$ cat design/flow/config.mk
export PLATFORM = sky130hd
export DESIGN_NAME = ex2_1
export DESIGN_NICKNAME = ex2_1
export VERILOG_FILES = /design/flow/design.v
export SDC_FILE = /design/flow/constraint.sdc
export NUM_CORES = 4
export LEC_CHECK = 0
export CAP_MARGIN = 20
export CORE_MARGIN = 2
export CORE_UTILIZATION = 65
export SLEW_MARGIN = 20
$ cat design/flow/constraint.sdc
create_clock -name core_clock -period 8.13 [get_ports {clk}]
set_input_delay 1.6260 -clock core_clock [delete_from_list [all_inputs] [get_ports {clk}]]
set_output_delay 1.6260 -clock core_clock [all_outputs]
set_load 0.01 [all_outputs]
$ cat design/flow/run.sh
#!/bin/bash
# the make line also repeats each setting of config.mk as NAME=value (left out here)
make -C /OpenROAD-flow-scripts/flow DESIGN_CONFIG=/design/flow/config.mk WORK_HOME=/design/flow/orfs CLKGATE_MAP_FILE= finish
$ cat design/flow/design.v
module ex2_1 (
	      input 		 clk, rst, validi,
	      input [31:0] 	 data_in,
	      output logic 	 valido, 
	      output logic [31:0] data_out
	      );
   enum 			 {S0, S1, S2} state, next;
   logic [31:0]  		 a1, a2, a3;
   logic [31:0]			 counter;
   always_ff @(posedge clk or posedge rst) begin
      if (rst) begin
	 data_out <= 32'b0;
	 valido <= 1'b0;
	 state = S0;
	 counter = 0;
	 a1 = 0;
	 a2 = 0;
	 a3 = 0;
      end
      else begin
	 case (state)
	   S0: begin
	      if (validi) 
		  	begin
		  		a1 = data_in;
		  		a2 += data_in;
		  		a3 *= data_in;
		  		data_out <= a2;
		 		if(counter > 2 && (counter % 3 == 0)) 
					begin
	 	 				valido <= 1'b1;
		 			end
		 		next = S1;
		 		counter += 1;
		  	end
		  else 
		  	begin
		 		next = S0;
		 		counter = 0;
				valido <= 1'b0;
	      	end
	   end
	   S1: begin
	      if (validi) 
		  	begin
		 		a1 *= data_in;
		 		a2 = data_in;
		 		a3 += data_in;
		 		data_out <= a3;
		 		if(counter > 2 && (counter % 3 == 1)) 
					begin
	 	 				valido <= 1'b1;
		 			end
		 		next = S2;
		 		counter += 1;
			end	      
		  else 
		  	begin
				next = S0;
				counter = 0;
				valido <= 1'b0;
		  	end
	   end
	   S2: begin
	      if (validi) 
		  	begin
		 		a1 += data_in;
		 		a2 *= data_in;
		 		a3 = data_in;
		 		data_out <= a1;
		 		if(counter % 3 == 2) 
					begin
		 				valido <= 1'b1;
		  			end
	      		next = S0;
		  		counter += 1;
			end
		  else 
		  	begin
				next = S0;
		 		counter = 0;
				valido <= 1'b0;
			end
	   end
	 endcase
	 state = next;
      end
   end
endmodule
==> results of run 1 <==
cell type report:
class / instances / area [sq um] / share of cell area [%]
clock inverter: 13 / 139 / 0.198
sequential: 165 / 4120 / 5.88
tap: 1243 / 1560 / 2.22
antenna: 9 / 22.5 / 0.0321
multi-input combinational: 5098 / 50500 / 72.1
inverter: 1567 / 5890 / 8.41
clock buffer: 19 / 433 / 0.618
timing repair buffer: 830 / 7360 / 10.5
routing by layer:
metal  share of wire, %  track usage, %
met1                 37            56.9
met2                 44            66.1
met5              0.022           0.253
met3                 12            12.9
met4                7.0            25.7
per-stage QoR:
step / setup TNS (ns) / worst slack, ns / instance area, sq um
floorplan: -13.15 / -0.985 / 60800
global placement: -38.03 / -1.66 / 66600
detailed placement: -42.24 / -1.75 / 66600
CTS: -11.09 / -0.875 / 69000
global route: -22.02 / -1.28 / 70100
finish: -12.64 / -0.900 / 70100
what timing repair did:
| item | CTS | global route |
|---|---|---|
| endpoints found under the setup margin | 30 | 42 |
| pin swaps | 171 | 136 |
| cloned | 2 | 0 |
| gates resized | 251 | 193 |
| setup buffers | 96 | 40 |
==> results.cfg, run 1 <==
; flow metrics
[outcome]
status = complete, but fails checks
failed_checks = negative setup slack

[synthesis]
edf_count = 0
fp_nets = 8998
mux_area_share_pct = 0.205
synth_chip_area_sq_um = 60400
yosys.area_share.adder_pct = 50.5
top_cells_by_count = inv_1 (1567), nand2_1 (1451), fa_1 (1227)
ys_sh_simple_pct = 16.8
ys_sh_aoi_pct = 8.10
synth_area_sq_um = 60400
synthArstFlopShare_pct = 98.8
synth.avg_cell_area_sq_um = 8.31
topCombFamilyByArea = adder cells
yosys.area.top_type_share_pct = 40.7
ys_warn_count = 1
synth_seq_share_pct = 6.82
synth_cells = 7265
xor_area_share_pct = 5.08
synth_area_leader_cell = fa_1
synth_flops = 165
synth_stat.cells = 7265
synth_top_cell_by_count = inv_1
synthTopCellsByArea = fa_1 (41%), ha_1 (9.8%), inv_1 (9.7%)
ys.flop_type = dfrtp_1
synth_cell_types = 102

[route]
dr.pass1.iters = 7
avgRoutedWirePerCell_microns = 22.5
ant_nets = 0
finalWirelength_microns = 202000
drt-vias-per-instance = 5.85
routed-via-count = 52300
drt_iter0_drc = 5064
drc = 0

[timing]
setup_viol = 26
rsz0062_at_grt = true
worst_slack_ns = -0.900
fmax_mhz = 111
final_hold_viol_count = 0
fin_hold_ws_ns = 0.482
slew_violations = 0
finClkSkew_ns = 0.0194
slew_headroom_pct = 31.9
finalCritPeriodShare_pct = 111
period_needed_ns = 9.03
worst_pin_slew_ns = 1.02

[hold_path]
hp-class = reg2reg
min-delay-start = next[1]
hold_path_depth = 1
hold_end = next[1]

[die]
initCoreUtil_pct = 65.8
core_sq_um = 91800
io_pins = 68
die_w_microns = 309
chipArea_sq_um = 95300
rows = 111
die.size.y_microns = 309

[worst_setup_path]
cp-startpoint = data_in[4]
rrSetupSlack_ns = -0.28
worst-path-stages = 38
path_class = in2reg
end_kind = register
cp.arrival_ns = 9.41
slowest_stage = fa_1
cp.required_ns = 8.51
r2r-end = valido
cp_top_family = adder cells
critical_path.max_fanout = 5
crit_end = a1[31]
reg2reg_from = counter[28]
worst_r2r_path_depth = 37
cp-start-kind = input port
path_buffers = 8
cpPeakStageDelay_ns = 0.57

[placement]
dp_cells = 8785
gp_congestion = 0.983
hpwl_microns = 158000
io_buffer_count = 67

[finish]
stdcell_count = 8944
nets = 9412
fin_util_pct = 76.3
area_growth_pct = 16.1
fillers = 6854

[grt]
grt_pass1_wl_microns = 316000
antenna_found_initial = 14
grtUsageTotal_pct = 44.0
grt_pass1_vias = 54900
overflow = 0
grt_max_degree = 201

[cts]
clkLatencyLatePin_ns = 0.53
cts_buffers = 17
cts_tree = done
clock-sinks = 165
cts.clk_slew.worst_paths_ns = 0.09
htreeDepth = 4
ctsHoldBuffers = 0
root_buffer = clkbuf_16
clockBufferDepth = 2

[job]
maxCapViolations = 0
tool_warnings = 46
==> run 2: changes to the inputs <==
- CORE_UTILIZATION: 65 -> 72
- CTS_CLUSTER_SIZE: not set -> 97
- PLACE_DENSITY: not set -> 0.38
- TNS_END_PERCENT: not set -> 40
- clock period: 8.13 -> 6.66 ns (I/O delays scaled with it)
==> results.cfg, run 2 <==
; flow metrics
[outcome]
status = complete, but fails checks
failed_checks = negative setup slack

[hold_path]
hold_path_depth = 2
min-delay-start = next[1]
hp-class = reg2reg
hold_end = state[1]

[worst_setup_path]
cp-start-kind = input port
reg2reg_from = a1[1]
critical_path.max_fanout = 5
cp_top_family = adder cells
crit_end = a1[31]
rrSetupSlack_ns = -2.48
slowest_stage = fa_2
cp.arrival_ns = 9.86
end_kind = register
worst_r2r_path_depth = 35
worst-path-stages = 41
cp-startpoint = data_in[4]
r2r-end = a1[31]
cp.required_ns = 7.05
path_class = in2reg
path_buffers = 7
cpPeakStageDelay_ns = 0.57
cp_common_cell = o21ai_2

[timing]
final_hold_viol_count = 0
worst_slack_ns = -2.81
rsz0062_at_grt = true
slew_headroom_pct = 24.6
worst_pin_slew_ns = 1.13
finClkSkew_ns = 0.0171
period_needed_ns = 9.47
setup_viol = 71
finalCritPeriodShare_pct = 142
fmax_mhz = 106
slew_violations = 0

[route]
drt-vias-per-instance = 6.31
dr.pass1.iters = 9
drc = 0
routed-via-count = 56400
drt_iter0_drc = 6493
ant_nets = 0
avgRoutedWirePerCell_microns = 24.8
finalWirelength_microns = 222000

[job]
tool_warnings = 40
maxCapViolations = 0

[grt]
grt_max_degree = 135
grtUsageTotal_pct = 50.3
grt_pass1_wl_microns = 327000
antenna_found_initial = 12
grt_pass1_vias = 58700
overflow = 0

[cts]
cts_buffers = 17
root_buffer = clkbuf_16
clock-sinks = 165
clkLatencyLatePin_ns = 0.54
htreeDepth = 4
cts_tree = done
cts.clk_slew.worst_paths_ns = 0.08
clockBufferDepth = 2

[synthesis]
synth_cells = 7265
synth.avg_cell_area_sq_um = 8.31
fp_nets = 8998
synth_stat.cells = 7265
synth_flops = 165
synth_area_leader_cell = fa_1
synthArstFlopShare_pct = 98.8
synth_seq_share_pct = 6.82
topCombFamilyByArea = adder cells
edf_count = 0
synth_chip_area_sq_um = 60400
synth_top_cell_by_count = inv_1
xor_area_share_pct = 5.08
ys.flop_type = dfrtp_1
synth_cell_types = 102
yosys.area.top_type_share_pct = 40.7
synthTopCellsByArea = fa_1 (41%), ha_1 (9.8%), inv_1 (9.7%)
mux_area_share_pct = 0.205
yosys.area_share.adder_pct = 50.5
synth_area_sq_um = 60400
ys_sh_aoi_pct = 8.10
ys_sh_simple_pct = 16.8
top_cells_by_count = inv_1 (1567), nand2_1 (1451), fa_1 (1227)
ys_warn_count = 1

[finish]
stdcell_area_sq_um = 71300
stdcell_count = 8944
nets = 9575
area_growth_pct = 18.2

[die]
die_w_microns = 294
io_pins = 68
chipArea_sq_um = 86200
rows = 106
die.size.y_microns = 294
initCoreUtil_pct = 72.5
core_sq_um = 83300

[placement]
gp_congestion = 1.01
io_buffer_count = 67
dp_cells = 8751
hpwl_microns = 159000
post_dp_cell_area_sq_um = 67300
-- run 2: timing repair --
| item | in CTS | in global routing |
|---|---|---|
| setup buffers | 123 | 48 |
| setup endpoints to repair | 69 | 74 |
| resized | 368 | 138 |
| pin swaps | 246 | 174 |
| hold buffers | 0 | 0 |
| gates cloned | 4 | 0 |
-- run 2: final cells by class --
| cell class | instances | area [sq um] |
|---|---|---|
| antenna | 9 | 22.5 |
| clock buffer | 19 | 443 |
| clock inverter | 13 | 159 |
| fill | 4680 | 11900 |
| inverter | 1567 | 5900 |
| multi-input combinational | 5097 | 50700 |
| sequential | 165 | 4120 |
| tap | 1080 | 1350 |
| timing repair buffer | 994 | 8630 |
-- run 2: stage by stage --
| step | setup slack (ns) | utilization (%) | hold slack (ns) | TNS (ns) |
|---|---|---|---|---|
| detailed placement | -3.12 | 80.8 | 0.461 | -124.84 |
| floorplan | -2.16 | - | 0.437 | -62.01 |
| finish | -2.81 | 85.7 | 0.476 | -94.58 |
| global route | -3.09 | 85.6 | 0.491 | -108.30 |
| global placement | -2.80 | 80.8 | 0.456 | -111.43 |
| CTS | -2.10 | 84.6 | 0.478 | -67.49 |
-- run 2: layer usage --
metal / global-route usage, % / wire length, microns
met1: 62.2 / 73200
met2: 75.2 / 94600
met3: 17.5 / 32800
met4: 33.1 / 20900
met5: 0.908 / 307
==> run 3: changes to the inputs <==
- CAP_MARGIN: 20 -> 5
- CTS_CLUSTER_SIZE: 97 -> 34
- MAX_ROUTING_LAYER: not set -> met4
- PLACE_DENSITY: 0.38 -> not set
- TNS_END_PERCENT: 40 -> 5
- clock period: 6.66 -> 8.94 ns (I/O delays scaled with it)
==> results.cfg, run 3 <==
; flow metrics
[synthesis]
synth_area_sq_um = 60400
ys_warn_count = 1
ys.flop_type = dfrtp_1
synth_seq_share_pct = 6.82
topCombFamilyByArea = adder cells
synthTopCellsByArea = fa_1 (41%), ha_1 (9.8%), inv_1 (9.7%)
synth_stat.cells = 7265
mux_area_share_pct = 0.205
top_cells_by_count = inv_1 (1567), nand2_1 (1451), fa_1 (1227)
yosys.area_share.adder_pct = 50.5
synth_area_leader_cell = fa_1
synth.avg_cell_area_sq_um = 8.31
ys_sh_aoi_pct = 8.10
synth_chip_area_sq_um = 60400
synth_cell_types = 102
ys_sh_simple_pct = 16.8
fp_nets = 8998
yosys.area.top_type_share_pct = 40.7
edf_count = 0
synth_cells = 7265
synthArstFlopShare_pct = 98.8
synth_top_cell_by_count = inv_1
xor_area_share_pct = 5.08
synth_flops = 165

[timing]
worst_slack_ns = -0.301
setup_viol = 13
slew_violations = 0
period_needed_ns = 9.24
worst_pin_slew_ns = 1.13
finalCritPeriodShare_pct = 103
fin_hold_ws_ns = 0.481
finClkSkew_ns = 0.0122
rsz0062_at_grt = true
final_hold_viol_count = 0
fmax_mhz = 108
slew_headroom_pct = 24.3

[worst_setup_path]
r2r-end = valido
cp.required_ns = 9.35
cp_top_family = adder cells
path_buffers = 21
cp_common_cell = buf_4
slowest_stage = fa_1
cp.arrival_ns = 9.65
cp-start-kind = input port
worst-path-stages = 42
rrSetupSlack_ns = 0.12
crit_end = a2[17]
path_class = in2reg
critical_path.max_fanout = 6
reg2reg_from = counter[28]
cp-startpoint = data_in[4]
worst_r2r_path_depth = 33
cpPeakStageDelay_ns = 0.56
end_kind = register

[hold_path]
hold_path_depth = 1
hold_end = data_out[0]
hp-class = reg2reg
min-delay-start = data_out[0]

[job]
tool_warnings = 40
maxCapViolations = 0

[die]
rows = 106
die.size.y_microns = 294
chipArea_sq_um = 86200
io_pins = 68
core_sq_um = 83300
initCoreUtil_pct = 72.5
die_w_microns = 294

[route]
avgRoutedWirePerCell_microns = 22.9
routed-via-count = 52000
drc = 0
finalWirelength_microns = 195000
dr.pass1.iters = 6
ant_nets = 0
drt_iter0_drc = 5057
drt-vias-per-instance = 6.10

[placement]
post_dp_cell_area_sq_um = 64300
io_buffer_count = 67
gp_congestion = 1.01
hpwl_microns = 150000

[cts]
cts_tree = done
htreeDepth = 4
ctsHoldBuffers = 0
root_buffer = clkbuf_16
cts.clk_slew.worst_paths_ns = 0.07
clock-sinks = 165
clkLatencyLatePin_ns = 0.51
cts_buffers = 17
clockBufferDepth = 2

[finish]
fillers = 5744
nets = 9153
area_growth_pct = 11.0
stdcell_area_sq_um = 67000

[grt]
grt_max_degree = 112
grtUsageTotal_pct = 48.6
grt_pass1_wl_microns = 307000
antenna_found_initial = 7
overflow = 0
grt_pass1_vias = 54600

[outcome]
failed_checks = negative setup slack
status = complete, but fails checks
## run 3: final cells by class
class / count / area, sq um / share of cell area, %
clock inverters: 15 / 154 / 0.230
clock buffers: 17 / 425 / 0.635
inverters: 1567 / 5890 / 8.79
well taps: 1080 / 1350 / 2.02
diodes: 10 / 25.0 / 0.0373
multi-input cells: 5098 / 49700 / 74.2
repair buffers: 571 / 5350 / 7.98
flip-flops and latches: 165 / 4120 / 6.15
## run 3: timing repair
action,in CTS,in global routing
hold endpoints to repair,0,0
gates resized,146,125
endpoints found under the setup margin,21,35
buffers inserted,74,22
pin swaps,124,112
gates cloned,6,2
## run 3: layer usage
| layer | GRT usage (%) | up-vias | part of all wire [%] |
|---|---|---|---|
| met3 | 14.1 | 938 | 13 |
| met4 | 29.8 | 0 | 7.9 |
| li1 | - | 22000 | - |
| met1 | 61.1 | 25700 | 36 |
| met5 | - | - | 0 |
| met2 | 69.7 | 3330 | 43 |
## run 3: per-stage QoR
stage | std cells | worst slack, ns | utilization (%) | setup TNS [ns]
6_report | 8523 | -0.301 | 80.4 | -1.69
5_1_grt | 8520 | -0.500 | 80.4 | -7.70
4_1_cts | 8489 | -0.183 | 79.6 | -1.17
3_5_place_dp | 8377 | -1.18 | 77.2 | -20.78
3_3_place_gp | 8377 | -1.03 | 77.2 | -15.76
2_1_floorplan | 7265 | -0.337 | - | -2.82
==> run 4: changes to the inputs <==
- ABC_AREA: not set -> 1
- CAP_MARGIN: 5 -> 35
- CELL_PAD_IN_SITES_DETAIL_PLACEMENT: not set -> 0
- CORE_MARGIN: 2 -> 9
- CORE_UTILIZATION: 72 -> 29
- CTS_CLUSTER_SIZE: 34 -> not set
- MAX_ROUTING_LAYER: met4 -> not set
- TNS_END_PERCENT: 5 -> not set
- clock period: 8.94 -> 10.5 ns (I/O delays scaled with it)
==> results.cfg, run 4 <==
; flow metrics
[outcome]
status = finished clean

[route]
drt_iter0_drc = 4127
ant_nets = 0
dr.pass1.iters = 6
drc = 0
avgRoutedWirePerCell_microns = 19.1
drt-vias-per-instance = 4.83
finalWirelength_microns = 198000
routed-via-count = 50100

[timing]
setup_viol = 0
finClkSkew_ns = 0.0248
period_needed_ns = 9.64
fmax_mhz = 104
worst_pin_slew_ns = 0.952
final_hold_viol_count = 0
fin_setup_tns_ns = 0
slew_headroom_pct = 36.6
finalCritPeriodShare_pct = 91.8
rsz0062_at_grt = false
fin_hold_ws_ns = 0.479
slew_violations = 0

[grt]
grt_max_degree = 104
grt_pass1_vias = 53700
grt_pass1_wl_microns = 311000
antenna_found_initial = 15
grtUsageTotal_pct = 17.7
overflow = 0

[job]
maxCapViolations = 0
tool_warnings = 33

[cts]
cts_resized = 0
cts_tree = done
clkLatencyLatePin_ns = 0.55
cts_buffers = 17
clockBufferDepth = 2
clock-sinks = 165
cts_setup_buffers = 0
root_buffer = clkbuf_16
cts.clk_slew.worst_paths_ns = 0.08
ctsHoldBuffers = 0
htreeDepth = 4

[hold_path]
min-delay-start = next[1]
hold_end = state[1]
hold_path_depth = 2
hp-class = reg2reg

[synthesis]
ys.flop_type = dfrtp_1
yosys.area.top_type_share_pct = 41.0
ys_warn_count = 1
edf_count = 0
synth_stat.cells = 7874
top_cells_by_count = nand2_1 (2075), inv_1 (2035), fa_1 (1227)
synth.avg_cell_area_sq_um = 7.62
fp_nets = 9607
topCombFamilyByArea = adder cells
synth_flops = 165
synthTopCellsByArea = fa_1 (41%), nand2_1 (13%), inv_1 (13%)
synth_cells = 7874
ys_sh_aoi_pct = 6.98
xor_area_share_pct = 3.11
mux_area_share_pct = 0
synth_top_cell_by_count = nand2_1
synth_chip_area_sq_um = 60000
synth_seq_share_pct = 6.87
yosys.area_share.adder_pct = 50.8
synth_cell_types = 55
synth_area_sq_um = 60000
synth_area_leader_cell = fa_1
synthArstFlopShare_pct = 98.8
ys_sh_simple_pct = 16.6

[die]
io_pins = 68
core_sq_um = 205000
die.size.y_microns = 473
initCoreUtil_pct = 29.2
die_w_microns = 473
chipArea_sq_um = 223000
rows = 166

[placement]
hpwl_microns = 153000
gp_congestion = 0.927
io_buffer_count = 67

[worst_setup_path]
cp.required_ns = 10.92
r2r-end = valido
cp_common_cell = nand2_1
reg2reg_from = counter[31]
worst_r2r_path_depth = 84
end_kind = register
cpPeakStageDelay_ns = 0.58
cp_top_family = adder cells
worst-path-stages = 41
crit_end = a1[31]
cp-startpoint = data_in[4]
critical_path.max_fanout = 29
cp-start-kind = input port
slowest_stage = fa_1
cp.arrival_ns = 10.06
rrSetupSlack_ns = 1.32
path_buffers = 7
path_class = in2reg

[finish]
area_growth_pct = 7.22
nets = 9412
-- run 4: metal layers --
| metal | global-route usage (%) | vias up | routed length, microns |
|---|---|---|---|
| met1 | 22.1 | 25200 | 78100 |
| met2 | 29.6 | 1974 | 92800 |
| li1 | - | 22400 | - |
| met3 | 3.31 | 481 | 16200 |
| met5 | 0 | - | 69 |
| met4 | 8.38 | 12 | 10700 |
-- run 4: final cells by class --
| cell class | count | area, sq um |
|---|---|---|
| clock inverter | 15 | 178 |
| fill | 21900 | 141000 |
| antenna | 5 | 12.5 |
| sequential | 165 | 4120 |
| multi-input combinational | 5207 | 46500 |
| inverter | 2098 | 7890 |
| tap | 2688 | 3360 |
| clock buffer | 17 | 425 |
| timing repair buffer | 190 | 1830 |
-- run 4: stage by stage --
| stage | std cells | util, % | setup slack [ns] | instance area, sq um |
|---|---|---|---|---|
| 4_1_cts | 10400 | 31.3 | 0.986 | 64200 |
| 2_1_floorplan | 7874 | - | 0.760 | 60000 |
| 5_1_grt | 10400 | 31.3 | 0.200 | 64300 |
| 3_5_place_dp | 10300 | 31.0 | 0.394 | 63600 |
| 3_3_place_gp | 10300 | 30.9 | 0.502 | 63500 |
| 6_report | 10400 | 31.3 | 0.857 | 64300 |
==> run 5: changes to the inputs <==
- ABC_AREA: 1 -> not set
- CAP_MARGIN: 35 -> 20
- CELL_PAD_IN_SITES_DETAIL_PLACEMENT: 0 -> not set
- CORE_MARGIN: 9 -> 2
- CORE_UTILIZATION: 29 -> 40
- SETUP_SLACK_MARGIN: not set -> 1.69
- clock period: 10.5 -> 9.8 ns (I/O delays scaled with it)
==> results.cfg, run 5 <==
; flow metrics
[outcome]
status = finished clean

[grt]
grt_max_degree = 108
antenna_found_initial = 8
grtUsageTotal_pct = 27.0
grt_pass1_vias = 53000
overflow = 0
grt_pass1_wl_microns = 317000

[cts]
clkLatencyLatePin_ns = 0.50
clock-sinks = 165
root_buffer = clkbuf_16
cts_tree = done
clockBufferDepth = 2
htreeDepth = 4
cts.clk_slew.worst_paths_ns = 0.07
cts_buffers = 17

[worst_setup_path]
cp-start-kind = input port
cp-startpoint = data_in[3]
cp_top_family = adder cells
r2r-end = valido
worst_r2r_path_depth = 39
reg2reg_from = counter[28]
cp_common_cell = o21ai_2
cp.required_ns = 10.17
path_class = in2reg
critical_path.max_fanout = 4
cpPeakStageDelay_ns = 0.54
rrSetupSlack_ns = 1.23
slowest_stage = fa_1
path_buffers = 7
worst-path-stages = 39
end_kind = register
crit_end = a1[31]
cp.arrival_ns = 9.72

[placement]
gp_congestion = 0.921
io_buffer_count = 67
hpwl_microns = 154000
post_dp_cell_area_sq_um = 64600
dp_slack_ns = -0.458

[die]
rows = 142
die_w_microns = 392
chipArea_sq_um = 154000
core_sq_um = 150000
die.size.y_microns = 392
io_pins = 68
initCoreUtil_pct = 40.3

[route]
dr.pass1.iters = 6
top_layer = met5
finalWirelength_microns = 206000
drt-vias-per-instance = 5.35
avgRoutedWirePerCell_microns = 21.8
drt_iter0_drc = 4478
drt-met1-wl_microns = 83900
ant_nets = 0
dr_wl_met2_microns = 93600
drc = 0
routed-via-count = 50700
route.met3.wl_microns = 20900

[job]
tool_warnings = 39
maxCapViolations = 0

[synthesis]
fp_nets = 8998
synthTopCellsByArea = fa_1 (41%), ha_1 (9.8%), inv_1 (9.7%)
top_cells_by_count = inv_1 (1567), nand2_1 (1451), fa_1 (1227)
mux_area_share_pct = 0.205
synth_flops = 165
synthArstFlopShare_pct = 98.8
synth_stat.cells = 7265
synth_area_sq_um = 60400
synth_top_cell_by_count = inv_1
ys_sh_aoi_pct = 8.10
synth_area_leader_cell = fa_1
ys.flop_type = dfrtp_1
yosys.area_share.adder_pct = 50.5
synth_cell_types = 102
topCombFamilyByArea = adder cells
synth_seq_share_pct = 6.82
yosys.area.top_type_share_pct = 40.7
synth.avg_cell_area_sq_um = 8.31
ys_warn_count = 1
edf_count = 0
ys_sh_simple_pct = 16.8
xor_area_share_pct = 5.08
synth_chip_area_sq_um = 60400
synth_cells = 7265

[hold_path]
hold_path_depth = 1
min-delay-start = data_out[0]
hp-class = reg2reg
hold_end = data_out[0]

[timing]
finalCritPeriodShare_pct = 95.4
fmax_mhz = 107
setup_viol = 0
worst_pin_slew_ns = 1.03
finClkSkew_ns = 0.0163
fin_hold_ws_ns = 0.480
slew_headroom_pct = 31.5
slew_violations = 0
period_needed_ns = 9.35
rsz0062_at_grt = true
worst_slack_ns = 0.450
final_hold_viol_count = 0

[finish]
nets = 9172
stdcell_area_sq_um = 69900
area_growth_pct = 15.8
-- run 5: through the flow --
step                instances  TNS (ns)  util (%)
floorplan                7265         0         -
global placement         9183     -2.21      43.1
detailed placement       9184     -3.72      43.1
CTS                      9405         0      45.3
global route             9468         0      46.7
finish                   9471         0      46.7
-- run 5: area by class of cell --
cell class                 instances  area [sq um]
inverter                        1567          5900
tap                             2016          2520
multi-input combinational       5098         50900
sequential                       165          4130
clock buffer                      20           457
clock inverter                    12           141
antenna                            3          7.51
timing repair buffer             590          5840
fill                           14200         79900
-- run 5: routing by layer --
layer	vias up	track usage, %
met3	452	5.73
met2	2258	42.8
met5	-	0
li1	22100	-
met4	6	9.10
met1	25900	36.7
-- run 5: what timing repair did --
item,in CTS,in global routing
pin swaps,178,234
resized,280,324
buffers inserted,184,55
setup endpoints to repair,48,56
endpoints found under the hold margin,0,0
hold buffers,0,0
cloned,5,7
==> run 6: changes to the inputs <==
- CORE_UTILIZATION: 40 -> 66
- CTS_CLUSTER_DIAMETER: not set -> 119
- CTS_CLUSTER_SIZE: not set -> 94
- SETUP_SLACK_MARGIN: 1.69 -> not set
- clock period: 9.8 -> 3.71 ns (I/O delays scaled with it)
==> results.cfg, run 6 <==
; flow metrics
[outcome]
status = complete, but fails checks
failed_checks = negative setup slack

[cts]
ctsHoldBuffers = 0
clockBufferDepth = 2
clkLatencyLatePin_ns = 0.53
cts.clk_slew.worst_paths_ns = 0.09
clock-sinks = 165
htreeDepth = 4
cts_tree = done
cts_buffers = 17
root_buffer = clkbuf_16

[timing]
final_hold_viol_count = 0
period_needed_ns = 8.82
fmax_mhz = 113
rsz0062_at_grt = true
finClkSkew_ns = 0.0233
setup_viol = 108
slew_violations = 0
worst_pin_slew_ns = 1.07
fin_setup_tns_ns = -288.17
finalCritPeriodShare_pct = 238
worst_slack_ns = -5.11
slew_headroom_pct = 28.8

[finish]
nets = 9832
fin_util_pct = 83.9
regArea_sq_um = 4140
fillers = 5313
logic_area_sq_um = 52700
stdcell_count = 9293
stdcell_area_sq_um = 75800
area_growth_pct = 25.5

[die]
die_w_microns = 306
initCoreUtil_pct = 66.9
rows = 110
chipArea_sq_um = 93900
core_sq_um = 90300
io_pins = 68
die.size.y_microns = 306

[worst_setup_path]
slowest_stage = fa_1
critical_path.max_fanout = 11
path_class = reg2reg
worst-path-stages = 38
cp-startpoint = a3[2]
cp-start-kind = register
cpPeakStageDelay_ns = 0.91
cp.arrival_ns = 9.25
reg2reg_from = a3[2]
rrSetupSlack_ns = -5.11
worst_r2r_path_depth = 38
end_kind = register
cp.required_ns = 4.14
cp_common_cell = a21oi_2
path_buffers = 6
r2r-end = a3[28]
cp_top_family = adder cells
crit_end = a3[28]

[synthesis]
synth_top_cell_by_count = inv_1
synth_seq_share_pct = 6.82
synth_stat.cells = 7265
synth_area_sq_um = 60400
synth.avg_cell_area_sq_um = 8.31
yosys.area_share.adder_pct = 50.5
synth_cell_types = 102
ys.flop_type = dfrtp_1
top_cells_by_count = inv_1 (1567), nand2_1 (1451), fa_1 (1227)
xor_area_share_pct = 5.08
synth_flops = 165
mux_area_share_pct = 0.205
ys_warn_count = 1
edf_count = 0
yosys.area.top_type_share_pct = 40.7
synthArstFlopShare_pct = 98.8
synth_area_leader_cell = fa_1
topCombFamilyByArea = adder cells
synth_chip_area_sq_um = 60400
synth_cells = 7265
ys_sh_aoi_pct = 8.10
fp_nets = 8998
ys_sh_simple_pct = 16.8
synthTopCellsByArea = fa_1 (41%), ha_1 (9.8%), inv_1 (9.7%)

[route]
finalWirelength_microns = 213000
routed-via-count = 55400
dr.pass1.iters = 9
avgRoutedWirePerCell_microns = 22.9
drt-vias-per-instance = 5.96
drc = 0
ant_nets = 0
drt_iter0_drc = 5635

[job]
maxCapViolations = 0
tool_warnings = 40

[placement]
hpwl_microns = 158000
post_dp_cell_area_sq_um = 69900
dp_cells = 9079
gp_congestion = 0.990
io_buffer_count = 67

[grt]
overflow = 0
grt_pass1_vias = 58700
grtUsageTotal_pct = 44.7
grt_pass1_wl_microns = 321000
antenna_found_initial = 6
grt_max_degree = 105

[hold_path]
min-delay-start = data_out[4]
hold_path_depth = 1
hp-class = reg2reg
hold_end = data_out[4]
==> run 6: area by class of cell <==
| type | count | area share, % |
|---|---|---|
| multi-input combinational | 5097 | 69.6 |
| timing repair buffer | 1251 | 14.4 |
| inverter | 1567 | 7.78 |
| sequential | 165 | 5.46 |
| tap | 1176 | 1.94 |
| clock buffer | 17 | 0.561 |
| clock inverter | 15 | 0.239 |
| antenna | 5 | 0.0165 |
==> run 6: layer usage <==
metal	wire (microns)	track usage, %
met1	73700	56.3
met2	96300	71.1
met3	26400	10.5
met4	16600	25.6
met5	81	0
==> run 6: timing repair <==
action,in CTS,in global routing
buffers inserted,186,84
endpoints found under the setup margin,106,107
resized,600,255
pin swaps,361,313
cloned,4,3
==> run 6: metrics by stage <==
step	hold slack, ns	worst slack [ns]
6_report	0.480	-5.11
5_1_grt	0.500	-5.30
4_1_cts	0.484	-4.58
3_5_place_dp	0.461	-5.37
3_3_place_gp	0.461	-5.17
2_1_floorplan	0.437	-4.52
==> run 7: changes to the inputs <==
- ABC_AREA: not set -> 1
- CORE_UTILIZATION: 66 -> 72
- CTS_CLUSTER_DIAMETER: 119 -> 374
- CTS_CLUSTER_SIZE: 94 -> 100
- PLACE_DENSITY: not set -> 0.43
- TNS_END_PERCENT: not set -> 15
- clock period: 3.71 -> 5.7 ns (I/O delays scaled with it)
==> results.cfg, run 7 <==
; flow metrics
[cts]
cts_tree = done
htreeDepth = 4
clkLatencyLatePin_ns = 0.56
cts.clk_slew.worst_paths_ns = 0.08
clockBufferDepth = 2
clock-sinks = 165
root_buffer = clkbuf_16
cts_buffers = 17

[job]
maxCapViolations = 0
tool_warnings = 39

[route]
dr_wl_met2_microns = 97300
drt_iter0_drc = 8597
drc = 0
routed-via-count = 60100
drt-met1-wl_microns = 72400
finalWirelength_microns = 238000
top_layer = met5
route.met3.wl_microns = 41200
avgRoutedWirePerCell_microns = 24.6
dr.pass1.iters = 13
ant_nets = 0
drt-vias-per-instance = 6.21

[grt]
overflow = 0
grt_max_degree = 80
grt_pass1_wl_microns = 333000
antenna_found_initial = 36
grtUsageTotal_pct = 51.8
grt_pass1_vias = 61300

[placement]
dp_slack_ns = -3.12
hpwl_microns = 163000
io_buffer_count = 67
gp_congestion = 1.04

[synthesis]
synthTopCellsByArea = fa_1 (41%), nand2_1 (13%), inv_1 (13%)
edf_count = 0
synth_top_cell_by_count = nand2_1
yosys.area.top_type_share_pct = 41.0
topCombFamilyByArea = adder cells
yosys.area_share.adder_pct = 50.8
fp_nets = 9607
ys.flop_type = dfrtp_1
synthArstFlopShare_pct = 98.8
synth.avg_cell_area_sq_um = 7.62
ys_sh_simple_pct = 16.6
synth_seq_share_pct = 6.87
synth_cells = 7874
synth_chip_area_sq_um = 60000
synth_area_sq_um = 60000
synth_stat.cells = 7874
synth_flops = 165
xor_area_share_pct = 3.11
ys_sh_aoi_pct = 6.98
mux_area_share_pct = 0
top_cells_by_count = nand2_1 (2075), inv_1 (2035), fa_1 (1227)
ys_warn_count = 1
synth_area_leader_cell = fa_1
synth_cell_types = 55

[die]
io_pins = 68
die.size.y_microns = 293
rows = 105
core_sq_um = 82200
initCoreUtil_pct = 72.9
die_w_microns = 293
chipArea_sq_um = 85600

[timing]
final_hold_viol_count = 0
finClkSkew_ns = 0.0387
finalCritPeriodShare_pct = 162
setup_viol = 82
slew_headroom_pct = 8.38
rsz0062_at_grt = true
worst_pin_slew_ns = 1.36
slew_violations = 0
fmax_mhz = 108
period_needed_ns = 9.24
worst_slack_ns = -3.54

[worst_setup_path]
crit_end = valido
end_kind = register
critical_path.max_fanout = 5
cp-startpoint = counter[30]
slowest_stage = dfrtp_1
cp_common_cell = nand2_1
worst-path-stages = 84
cp_top_family = simple AND/OR/NAND/NOR gates
cp.required_ns = 6.18
worst_r2r_path_depth = 84
rrSetupSlack_ns = -3.54
cp.arrival_ns = 9.71
path_class = reg2reg
cpPeakStageDelay_ns = 0.42
path_buffers = 9
reg2reg_from = counter[30]
r2r-end = valido
cp-start-kind = register

[finish]
area_growth_pct = 20.9
nets = 10300
fin_util_pct = 88.2

[outcome]
failed_checks = negative setup slack
status = complete, but fails checks

[hold_path]
hp-class = reg2reg
hold_end = state[0]
min-delay-start = next[2]
hold_path_depth = 2
## run 7: cell type report
cell class	count	area (sq um)
clock inverters	14	161
multi-input cells	5207	48800
fillers	4239	9720
well taps	1070	1340
flip-flops and latches	165	4120
clock buffers	18	429
diodes	22	55.1
repair buffers	1082	9700
inverters	2098	7890
## run 7: through the flow
stage	cell area, sq um	hold WS, ns	instances	setup TNS [ns]
2_1_floorplan	60400	0.441	7874	-94.15
3_3_place_gp	67700	0.449	9473	-153.98
3_5_place_dp	67700	0.458	9473	-164.34
4_1_cts	70900	0.485	9609	-88.36
5_1_grt	72500	0.518	9658	-142.12
6_report	72500	0.493	9676	-126.30
## run 7: per-layer routing
layer,global-route usage (%),up-vias
met5,0,-
met4,39.2,57
met3,20.0,2115
met2,77.2,5420
met1,60.6,28300
li1,-,24300
## run 7: timing repair
action | CTS | global route
pin swaps | 249 | 256
hold buffers | 0 | 0
buffers inserted | 105 | 56
resized | 410 | 317
endpoints found under the setup margin | 82 | 83
gates cloned | 7 | 1
==> run 8: changes to the inputs <==
- ABC_AREA: 1 -> 0
- CORE_ASPECT_RATIO: not set -> 1.89
- CORE_UTILIZATION: 72 -> 30
- CTS_CLUSTER_DIAMETER: 374 -> not set
- CTS_CLUSTER_SIZE: 100 -> not set
- GPL_ROUTABILITY_DRIVEN: not set -> 1
- PLACE_DENSITY: 0.43 -> not set
- PLACE_DENSITY_LB_ADDON: not set -> 0.15
- TNS_END_PERCENT: 15 -> not set
- clock period: 5.7 -> 17.4 ns (I/O delays scaled with it)
==> results.cfg, run 8 <==
; flow metrics
[finish]
nets = 8778
area_growth_pct = 6.52
stdcell_area_sq_um = 64300
stdcell_count = 9675

[worst_setup_path]
worst_r2r_path_depth = 39
cp.arrival_ns = 13.96
end_kind = register
r2r-end = a2[31]
worst-path-stages = 39
crit_end = a2[31]
cp_top_family = AND-OR/OR-AND gates
path_buffers = 5
cp.required_ns = 17.84
cpPeakStageDelay_ns = 0.58
critical_path.max_fanout = 46
cp_common_cell = o21ai_0
cp-start-kind = input port
slowest_stage = fa_1
reg2reg_from = a2[4]
cp-startpoint = data_in[2]
rrSetupSlack_ns = 6.30
path_class = in2reg

[synthesis]
ys_sh_aoi_pct = 8.10
synth_area_sq_um = 60400
xor_area_share_pct = 5.08
topCombFamilyByArea = adder cells
ys_sh_simple_pct = 16.8
ys_warn_count = 1
yosys.area_share.adder_pct = 50.5
synth_top_cell_by_count = inv_1
synth_chip_area_sq_um = 60400
top_cells_by_count = inv_1 (1567), nand2_1 (1451), fa_1 (1227)
edf_count = 0
ys.flop_type = dfrtp_1
synth_area_leader_cell = fa_1
synth_seq_share_pct = 6.82
mux_area_share_pct = 0.205
synth.avg_cell_area_sq_um = 8.31
synth_flops = 165
synth_stat.cells = 7265
synth_cell_types = 102
yosys.area.top_type_share_pct = 40.7
fp_nets = 8998
synth_cells = 7265
synthTopCellsByArea = fa_1 (41%), ha_1 (9.8%), inv_1 (9.7%)
synthArstFlopShare_pct = 98.8

[cts]
root_buffer = clkbuf_16
cts_tree = done
cts_resized = 0
cts_buffers = 25
htreeDepth = 4
clkLatencyLatePin_ns = 0.57
ctsHoldBuffers = 0
cts.clk_slew.worst_paths_ns = 0.09
cts_setup_buffers = 0
clock-sinks = 165
clockBufferDepth = 3

[grt]
met3_usage_pct = 1.94
grt.met1_usage_pct = 24.1
use_met2_pct = 46.9
antenna_found_initial = 8
overflow = 0
grt_pass1_wl_microns = 352000
grt_pass1_vias = 53700
grt_max_degree = 77
grtUsageTotal_pct = 23.5
grt-busiest-layer = met2

[placement]
gp_congestion = 0.880
dp_cells = 9640
post_dp_cell_area_sq_um = 63600
hpwl_microns = 184000
dp_slack_ns = 3.22
io_buffer_count = 67

[route]
dr.pass1.iters = 16
drc = 0
avgRoutedWirePerCell_microns = 24.3
drt-vias-per-instance = 4.99
routed-via-count = 48300
ant_nets = 0
finalWirelength_microns = 235000
drt_iter0_drc = 2544

[timing]
finalCritPeriodShare_pct = 77.7
worst_pin_slew_ns = 1.16
fmax_mhz = 74.0
finClkSkew_ns = 0.0320
setup_viol = 0
fin_setup_tns_ns = 0
final_hold_viol_count = 0
slew_headroom_pct = 22.2
rsz0062_at_grt = false
slew_violations = 0
worst_slack_ns = 3.88
period_needed_ns = 13.52

[hold_path]
min-delay-start = next[1]
hold_end = state[1]
hold_path_depth = 2
hp-class = reg2reg

[outcome]
status = finished clean

[die]
core_sq_um = 200000
rows = 226
io_pins = 68
die_w_microns = 330
initCoreUtil_pct = 30.2
chipArea_sq_um = 205000
die.size.y_microns = 621

[job]
maxCapViolations = 0
tool_warnings = 32
run 8: cell type report:
class,instances,area [sq um]
Antenna cell,3,7.51
Clock buffer,28,667
Clock inverter,4,47.5
Fill cell,21500,136000
Inverter,1567,5890
Multi-Input combinational cell,5097,48800
Sequential cell,165,4130
Tap cell,2622,3280
Timing Repair Buffer,189,1500
run 8: per-stage QoR:
step / utilization (%) / hold slack (ns)
after CTS: 32.1 / 0.479
after global placement: 31.7 / 0.456
after global routing: 32.1 / 0.501
final: 32.1 / 0.474
after floorplan: - / 0.437
after detailed placement: 31.8 / 0.464
run 8: metal layers:
layer | vias up | part of all wire [%]
met4 | 6 | 5.7
met1 | 25400 | 34
met3 | 471 | 3.2
met5 | - | 0.014
li1 | 21300 | -
met2 | 1160 | 57
==> run 9: changes to the inputs <==
- ABC_AREA: 0 -> not set
- CAP_MARGIN: 20 -> 30
- CORE_ASPECT_RATIO: 1.89 -> not set
- CORE_UTILIZATION: 30 -> 40
- GPL_ROUTABILITY_DRIVEN: 1 -> not set
- PLACE_DENSITY_LB_ADDON: 0.15 -> not set
- clock period: 17.4 -> 12.0 ns (I/O delays scaled with it)
==> results.cfg, run 9 <==
; flow metrics
[cts]
clockBufferDepth = 2
htreeDepth = 4
cts.clk_slew.worst_paths_ns = 0.07
cts_setup_buffers = 0
cts_buffers = 17
clkLatencyLatePin_ns = 0.51
cts_tree = done
clock-sinks = 165
root_buffer = clkbuf_16

[synthesis]
yosys.area_share.adder_pct = 50.5
synth_chip_area_sq_um = 60400
synth_top_cell_by_count = inv_1
ys.flop_type = dfrtp_1
mux_area_share_pct = 0.205
ys_sh_simple_pct = 16.8
synth_stat.cells = 7265
ys_sh_aoi_pct = 8.10
synth_seq_share_pct = 6.82
synth_area_leader_cell = fa_1
topCombFamilyByArea = adder cells
yosys.area.top_type_share_pct = 40.7
synth_flops = 165
edf_count = 0
ys_warn_count = 1
xor_area_share_pct = 5.08
synthTopCellsByArea = fa_1 (41%), ha_1 (9.8%), inv_1 (9.7%)
synth_area_sq_um = 60400
synth.avg_cell_area_sq_um = 8.31
top_cells_by_count = inv_1 (1567), nand2_1 (1451), fa_1 (1227)
fp_nets = 8998
synthArstFlopShare_pct = 98.8
synth_cells = 7265
synth_cell_types = 102

[route]
drc = 0
ant_nets = 0
routed-via-count = 48800
drt_iter0_drc = 4435
avgRoutedWirePerCell_microns = 21.6
drt-vias-per-instance = 5.37
dr.pass1.iters = 8
finalWirelength_microns = 197000

[die]
chipArea_sq_um = 154000
initCoreUtil_pct = 40.3
rows = 142
die.size.y_microns = 392
io_pins = 68
die_w_microns = 392
core_sq_um = 150000

[timing]
finalCritPeriodShare_pct = 93.2
worst_pin_slew_ns = 1.07
fin_setup_tns_ns = 0
final_hold_viol_count = 0
rsz0062_at_grt = false
fmax_mhz = 89.5
fin_hold_ws_ns = 0.478
setup_viol = 0
slew_violations = 0
finClkSkew_ns = 0.0199
period_needed_ns = 11.18
slew_headroom_pct = 28.6

[worst_setup_path]
path_class = in2reg
r2r-end = a2[31]
slowest_stage = fa_1
cp-start-kind = input port
rrSetupSlack_ns = 1.93
critical_path.max_fanout = 32
reg2reg_from = a2[6]
cpPeakStageDelay_ns = 0.53
crit_end = a1[31]
worst-path-stages = 37
worst_r2r_path_depth = 39
cp_top_family = adder cells
end_kind = register
cp.arrival_ns = 11.53
cp.required_ns = 12.35
cp-startpoint = data_in[5]
path_buffers = 7

[finish]
nets = 8794
area_growth_pct = 5.56
fillers = 15000
regArea_sq_um = 4120
stdcell_area_sq_um = 63700
logic_area_sq_um = 48800

[grt]
grtUsageTotal_pct = 26.4
grt-busiest-layer = met2
grt_max_degree = 107
overflow = 0
use_met2_pct = 41.6
grt.met1_usage_pct = 35.9
antenna_found_initial = 9
met3_usage_pct = 5.72
grt_pass1_vias = 51200
grt_pass1_wl_microns = 308000

[hold_path]
hp-class = reg2reg
hold_end = data_out[20]
min-delay-start = data_out[20]
hold_path_depth = 1

[placement]
hpwl_microns = 152000
io_buffer_count = 67
post_dp_cell_area_sq_um = 63000
gp_congestion = 0.948

[outcome]
status = finished clean

[job]
maxCapViolations = 0
tool_warnings = 33
[run 9: metrics by stage]
stage	worst slack, ns	cells	util [%]
after floorplan	0.924	7265	-
after global placement	0.565	9049	42.0
after detailed placement	0.429	9054	42.1
after CTS	0.956	9086	42.5
after global routing	0.0268	9091	42.5
final	0.821	9093	42.5
[run 9: metal layers]
| layer | up-vias | wire (microns) |
|---|---|---|
| li1 | 21300 | - |
| met1 | 24900 | 80100 |
| met4 | 4 | 7630 |
| met3 | 420 | 20300 |
| met2 | 2201 | 88500 |
| met5 | - | 199 |
[run 9: area by class of cell]
cell class	count	share of cell area (%)
Multi-Input combinational cell	5097	76.5
Inverter	1567	9.24
Sequential cell	165	6.46
Tap cell	2016	3.96
Timing Repair Buffer	213	2.89
Clock buffer	19	0.711
Clock inverter	13	0.212
Antenna cell	3	0.0118
[run 9: repair_timing]
item | CTS | global route
gates resized | 0 | 3
endpoints found under the setup margin | 0 | 3
hold buffers | 0 | 0
==> run 10: changes to the inputs <==
- ABC_AREA: not set -> 0
- CAP_MARGIN: 30 -> 15
- CORE_UTILIZATION: 40 -> 72
- CTS_CLUSTER_DIAMETER: not set -> 225
- HOLD_SLACK_MARGIN: not set -> -0.09
- PLACE_DENSITY: not set -> 0.65
- SETUP_SLACK_MARGIN: not set -> 2.18
- TNS_END_PERCENT: not set -> 5
- clock period: 12.0 -> 7.69 ns (I/O delays scaled with it)
==> results.cfg, run 10 <==
; flow metrics
[outcome]
status = complete, but fails checks
failed_checks = negative setup slack

[hold_path]
hp-class = reg2reg
hold_end = data_out[1]
hold_path_depth = 1
min-delay-start = data_out[1]

[synthesis]
synth_stat.cells = 7265
xor_area_share_pct = 5.08
fp_nets = 8998
synthTopCellsByArea = fa_1 (41%), ha_1 (9.8%), inv_1 (9.7%)
ys_sh_aoi_pct = 8.10
yosys.area.top_type_share_pct = 40.7
synth_flops = 165
top_cells_by_count = inv_1 (1567), nand2_1 (1451), fa_1 (1227)
synth_seq_share_pct = 6.82
synth_area_sq_um = 60400
edf_count = 0
synthArstFlopShare_pct = 98.8
ys_sh_simple_pct = 16.8
synth_cells = 7265
mux_area_share_pct = 0.205
ys_warn_count = 1
ys.flop_type = dfrtp_1
yosys.area_share.adder_pct = 50.5
synth_area_leader_cell = fa_1
topCombFamilyByArea = adder cells
synth_top_cell_by_count = inv_1
synth_chip_area_sq_um = 60400
synth.avg_cell_area_sq_um = 8.31
synth_cell_types = 102

[worst_setup_path]
cp-startpoint = data_in[2]
r2r-end = valido
cp_top_family = adder cells
cp-start-kind = input port
cp_common_cell = buf_4
path_class = in2reg
slowest_stage = fa_1
crit_end = a2[11]
critical_path.max_fanout = 7
end_kind = register
path_buffers = 28
worst-path-stages = 45
rrSetupSlack_ns = -1.07
cp.arrival_ns = 9.65
reg2reg_from = counter[27]
cp.required_ns = 8.10
cpPeakStageDelay_ns = 0.56
worst_r2r_path_depth = 38

[route]
drt-vias-per-instance = 6.04
ant_nets = 0
avgRoutedWirePerCell_microns = 22.5
drc = 0
finalWirelength_microns = 199000
drt_iter0_drc = 6125
routed-via-count = 53200
dr.pass1.iters = 6

[timing]
fmax_mhz = 108
worst_slack_ns = -1.55
finalCritPeriodShare_pct = 120
rsz0062_at_grt = true
period_needed_ns = 9.24
fin_setup_tns_ns = -32.36
slew_headroom_pct = 30.1
slew_violations = 0
setup_viol = 41
finClkSkew_ns = 0.0117
final_hold_viol_count = 0
worst_pin_slew_ns = 1.05

[die]
initCoreUtil_pct = 72.5
core_sq_um = 83300
die.size.y_microns = 294
die_w_microns = 294
chipArea_sq_um = 86200
io_pins = 68
rows = 106

[grt]
grt_pass1_vias = 54900
grt_max_degree = 176
grt_pass1_wl_microns = 305000
grtUsageTotal_pct = 46.6
overflow = 0
antenna_found_initial = 10

[finish]
logic_area_sq_um = 50000
stdcell_area_sq_um = 69700
nets = 9451
fillers = 5061
regArea_sq_um = 4120
area_growth_pct = 15.4
fin_util_pct = 83.7

[cts]
clockBufferDepth = 2
cts_buffers = 17
root_buffer = clkbuf_16
htreeDepth = 4
cts_tree = done
cts.clk_slew.worst_paths_ns = 0.07
clock-sinks = 165
ctsHoldBuffers = 0
clkLatencyLatePin_ns = 0.50

[placement]
dp_slack_ns = -2.23
io_buffer_count = 67
post_dp_cell_area_sq_um = 66500
hpwl_microns = 154000
gp_congestion = 0.978

[job]
tool_warnings = 43
maxCapViolations = 0
## run 10: metrics by stage
stage,hold slack (ns),std cells
after floorplan,0.437,7265
after global placement,0.454,8661
after detailed placement,0.466,8661
after CTS,0.480,8769
after global routing,0.497,8809
final,0.477,8814
## run 10: timing repair
action	in CTS	in global routing
gates resized	175	181
endpoints found under the setup margin	91	96
buffers inserted	75	34
pin swaps	129	155
gates cloned	3	6
## run 10: final cells by class
class                   count  area share, %
diodes                      5         0.0180
clock buffers              19          0.650
clock inverters            11          0.251
inverters                1567           8.45
multi-input cells        5097           71.8
flip-flops and latches    165           5.91
well taps                1080           1.94
repair buffers            870           11.0
## run 10: routing by layer
metal,up-vias,track usage (%),wire length (microns)
met5,-,0,129
met4,10,28.2,15900
met3,916,13.2,26300
met1,26200,60.1,69400
met2,3475,70.2,86700
li1,22600,-,-
==> run 11: changes to the inputs <==
- ABC_AREA: 0 -> not set
- CAP_MARGIN: 15 -> 20
- CORE_UTILIZATION: 72 -> 59
- CTS_CLUSTER_DIAMETER: 225 -> not set
- HOLD_SLACK_MARGIN: -0.09 -> not set
- PLACE_DENSITY: 0.65 -> not set
- SETUP_SLACK_MARGIN: 2.18 -> 1.94
- TNS_END_PERCENT: 5 -> not set
- clock period: 7.69 -> 7.09 ns (I/O delays scaled with it)
==> results.cfg, run 11 <==
; flow metrics
[outcome]
status = complete, but fails checks
failed_checks = negative setup slack

[synthesis]
ys.flop_type = dfrtp_1
yosys.area.top_type_share_pct = 40.7
ys_sh_simple_pct = 16.8
synth_area_sq_um = 60400
edf_count = 0
ys_sh_aoi_pct = 8.10
synth_cell_types = 102
fp_nets = 8998
xor_area_share_pct = 5.08
synth_stat.cells = 7265
synth_cells = 7265
ys_warn_count = 1
synth_seq_share_pct = 6.82
synth_chip_area_sq_um = 60400
synthArstFlopShare_pct = 98.8
synth_area_leader_cell = fa_1
mux_area_share_pct = 0.205
topCombFamilyByArea = adder cells
yosys.area_share.adder_pct = 50.5
synth_flops = 165
synth.avg_cell_area_sq_um = 8.31
synth_top_cell_by_count = inv_1
top_cells_by_count = inv_1 (1567), nand2_1 (1451), fa_1 (1227)
synthTopCellsByArea = fa_1 (41%), ha_1 (9.8%), inv_1 (9.7%)

[die]
io_pins = 68
die_w_microns = 324
rows = 117
die.size.y_microns = 324
core_sq_um = 102000
chipArea_sq_um = 105000
initCoreUtil_pct = 59.4

[hold_path]
hold_path_depth = 1
hold_end = data_out[4]
min-delay-start = data_out[4]
hp-class = reg2reg

[worst_setup_path]
worst-path-stages = 40
cp_common_cell = o21ai_2
critical_path.max_fanout = 5
slowest_stage = fa_1
cp.required_ns = 7.45
crit_end = a1[31]
worst_r2r_path_depth = 37
cp.arrival_ns = 9.33
reg2reg_from = counter[29]
cp-startpoint = data_in[2]
end_kind = register
path_class = in2reg
cp-start-kind = input port
cpPeakStageDelay_ns = 0.54
rrSetupSlack_ns = -1.40
r2r-end = valido
cp_top_family = adder cells
path_buffers = 6

[cts]
htreeDepth = 4
cts_tree = done
clockBufferDepth = 2
root_buffer = clkbuf_16
cts_buffers = 17
clock-sinks = 165
clkLatencyLatePin_ns = 0.52
cts.clk_slew.worst_paths_ns = 0.08

[route]
finalWirelength_microns = 212000
avgRoutedWirePerCell_microns = 22.8
drt-vias-per-instance = 5.68
drt_iter0_drc = 4570
drc = 0
routed-via-count = 52900
dr.pass1.iters = 6
ant_nets = 0

[timing]
rsz0062_at_grt = true
period_needed_ns = 8.97
fmax_mhz = 112
finalCritPeriodShare_pct = 126
worst_pin_slew_ns = 1.07
worst_slack_ns = -1.88
slew_violations = 0
finClkSkew_ns = 0.0225
slew_headroom_pct = 28.4
final_hold_viol_count = 0
setup_viol = 49
fin_setup_tns_ns = -55.28
fin_hold_ws_ns = 0.481

[grt]
grt_pass1_wl_microns = 324000
grt_max_degree = 161
overflow = 0
grt_pass1_vias = 55300
grtUsageTotal_pct = 41.3
antenna_found_initial = 10

[placement]
gp_congestion = 0.954
io_buffer_count = 67
hpwl_microns = 164000

[finish]
area_growth_pct = 22.5
fillers = 8019
nets = 9670

[job]
maxCapViolations = 0
tool_warnings = 43
run 11: metrics by stage:
step	instance area (sq um)	utilization (%)	worst slack [ns]	instances
after global routing	74000	72.8	-2.13	9318
after CTS	71600	70.5	-1.81	9255
after floorplan	61100	-	-1.82	7265
after global placement	68100	67.0	-2.60	9056
after detailed placement	68100	67.0	-2.76	9056
final	74000	72.8	-1.88	9321
run 11: layout make-up:
type / instances / area (sq um) / area share (%)
diodes: 3 / 7.51 / 0.0102
clock buffers: 17 / 425 / 0.575
clock inverters: 15 / 199 / 0.269
inverters: 1567 / 5900 / 7.98
multi-input cells: 5097 / 51700 / 70.0
flip-flops and latches: 165 / 4120 / 5.57
well taps: 1368 / 1710 / 2.31
repair buffers: 1089 / 9850 / 13.3
run 11: per-layer routing:
metal | up-vias | global-route usage (%) | share of wire [%]
met5 | - | 0 | 0.055
met4 | 14 | 18.4 | 5.3
met3 | 602 | 9.61 | 11
met2 | 2567 | 64.2 | 45
met1 | 26700 | 55.4 | 38
li1 | 23100 | - | -
run 11: timing repair:
item                                    CTS  global route
cloned                                    3             1
endpoints found under the setup margin   98            99
hold buffers                              0             0
resized                                 379           435
buffers inserted                        164            62
pin swaps                               260           331
==> run 12: changes to the inputs <==
- CELL_PAD_IN_SITES_GLOBAL_PLACEMENT: not set -> 0
- CORE_UTILIZATION: 59 -> 17
- CTS_CLUSTER_DIAMETER: not set -> 77
- HOLD_SLACK_MARGIN: not set -> 0.3
- MIN_ROUTING_LAYER: not set -> met1
- PLACE_DENSITY_LB_ADDON: not set -> 0.15
- SETUP_SLACK_MARGIN: 1.94 -> not set
- TNS_END_PERCENT: not set -> 85
- clock period: 7.09 -> 7.17 ns (I/O delays scaled with it)
==> results.cfg, run 12 <==
; flow metrics
[synthesis]
top_cells_by_count = inv_1 (1567), nand2_1 (1451), fa_1 (1227)
synth_flops = 165
synthTopCellsByArea = fa_1 (41%), ha_1 (9.8%), inv_1 (9.7%)
synth_area_leader_cell = fa_1
yosys.area.top_type_share_pct = 40.7
synth_stat.cells = 7265
synth_seq_share_pct = 6.82
synth.avg_cell_area_sq_um = 8.31
edf_count = 0
ys_sh_aoi_pct = 8.10
ys.flop_type = dfrtp_1
ys_sh_simple_pct = 16.8
yosys.area_share.adder_pct = 50.5
synth_area_sq_um = 60400
topCombFamilyByArea = adder cells
synth_cell_types = 102
mux_area_share_pct = 0.205
ys_warn_count = 1
synth_cells = 7265
synth_top_cell_by_count = inv_1
synth_chip_area_sq_um = 60400
xor_area_share_pct = 5.08
synthArstFlopShare_pct = 98.8
fp_nets = 8998

[job]
tool_warnings = 38
maxCapViolations = 0

[timing]
fin_setup_tns_ns = -43.13
rsz0062_at_grt = true
final_hold_viol_count = 0
period_needed_ns = 8.92
setup_viol = 45
finClkSkew_ns = 0.0232
fmax_mhz = 112
worst_pin_slew_ns = 1.03
finalCritPeriodShare_pct = 124
slew_violations = 0
worst_slack_ns = -1.75
slew_headroom_pct = 31.2

[placement]
hpwl_microns = 215000
dp_slack_ns = -3.05
dp_cells = 12500
gp_congestion = 0.815
io_buffer_count = 67

[hold_path]
hold_end = state[1]
hp-class = reg2reg
min-delay-start = next[1]
hold_path_depth = 2

[route]
drc = 0
routed-via-count = 49800
ant_nets = 0
finalWirelength_microns = 260000
avgRoutedWirePerCell_microns = 20.6
drt_iter0_drc = 2653
drt-vias-per-instance = 3.94
dr.pass1.iters = 5

[grt]
antenna_found_initial = 11
grt_pass1_wl_microns = 386000
overflow = 0
grt_max_degree = 103
grtUsageTotal_pct = 14.7
grt_pass1_vias = 55100

[cts]
cts.clk_slew.worst_paths_ns = 0.09
clkLatencyLatePin_ns = 0.57
cts_tree = done
htreeDepth = 4
clockBufferDepth = 2
ctsHoldBuffers = 0
root_buffer = clkbuf_16
clock-sinks = 165
cts_buffers = 17

[die]
rows = 218
die_w_microns = 600
initCoreUtil_pct = 17.1
io_pins = 68
chipArea_sq_um = 360000
die.size.y_microns = 600
core_sq_um = 353000

[worst_setup_path]
cp-start-kind = input port
worst_r2r_path_depth = 38
end_kind = register
reg2reg_from = counter[29]
path_class = in2reg
slowest_stage = fa_1
crit_end = a3[30]
cp.required_ns = 7.60
cp-startpoint = data_in[3]
path_buffers = 8
rrSetupSlack_ns = -1.37
cp_top_family = adder cells
critical_path.max_fanout = 6
worst-path-stages = 39
r2r-end = valido
cp_common_cell = a21oi_2
cpPeakStageDelay_ns = 0.60
cp.arrival_ns = 9.34

[finish]
area_growth_pct = 26.9
stdcell_count = 12600
nets = 9621
fin_util_pct = 21.7

[outcome]
failed_checks = negative setup slack
status = complete, but fails checks
## run 12: layout make-up
| cell class | count | area (sq um) |
|---|---|---|
| Tap cell | 4730 | 5920 |
| Sequential cell | 165 | 4130 |
| Inverter | 1567 | 5900 |
| Timing Repair Buffer | 1040 | 9030 |
| Clock inverter | 14 | 139 |
| Fill cell | 39400 | 276000 |
| Multi-Input combinational cell | 5097 | 51100 |
| Antenna cell | 4 | 10.0 |
| Clock buffer | 18 | 429 |
## run 12: stage by stage
step	instance area, sq um	hold WS (ns)
2_1_floorplan	60900	0.437
3_3_place_gp	72900	0.462
3_5_place_dp	72900	0.460
4_1_cts	75100	0.481
5_1_grt	76600	0.511
6_report	76600	0.478
## run 12: per-layer routing
layer | vias up | wire length, microns | global-route usage (%)
met5 | - | 0 | 0
met2 | 753 | 124000 | 24.9
met1 | 26000 | 123000 | 20.5
li1 | 23000 | - | -
met3 | 141 | 6760 | 0.968
met4 | 0 | 5290 | 2.68
## run 12: repair_timing
item,4_1_cts,5_1_grt
gates cloned,3,1
setup buffers,59,55
endpoints found under the setup margin,60,64
pin swaps,222,238
gates resized,284,280
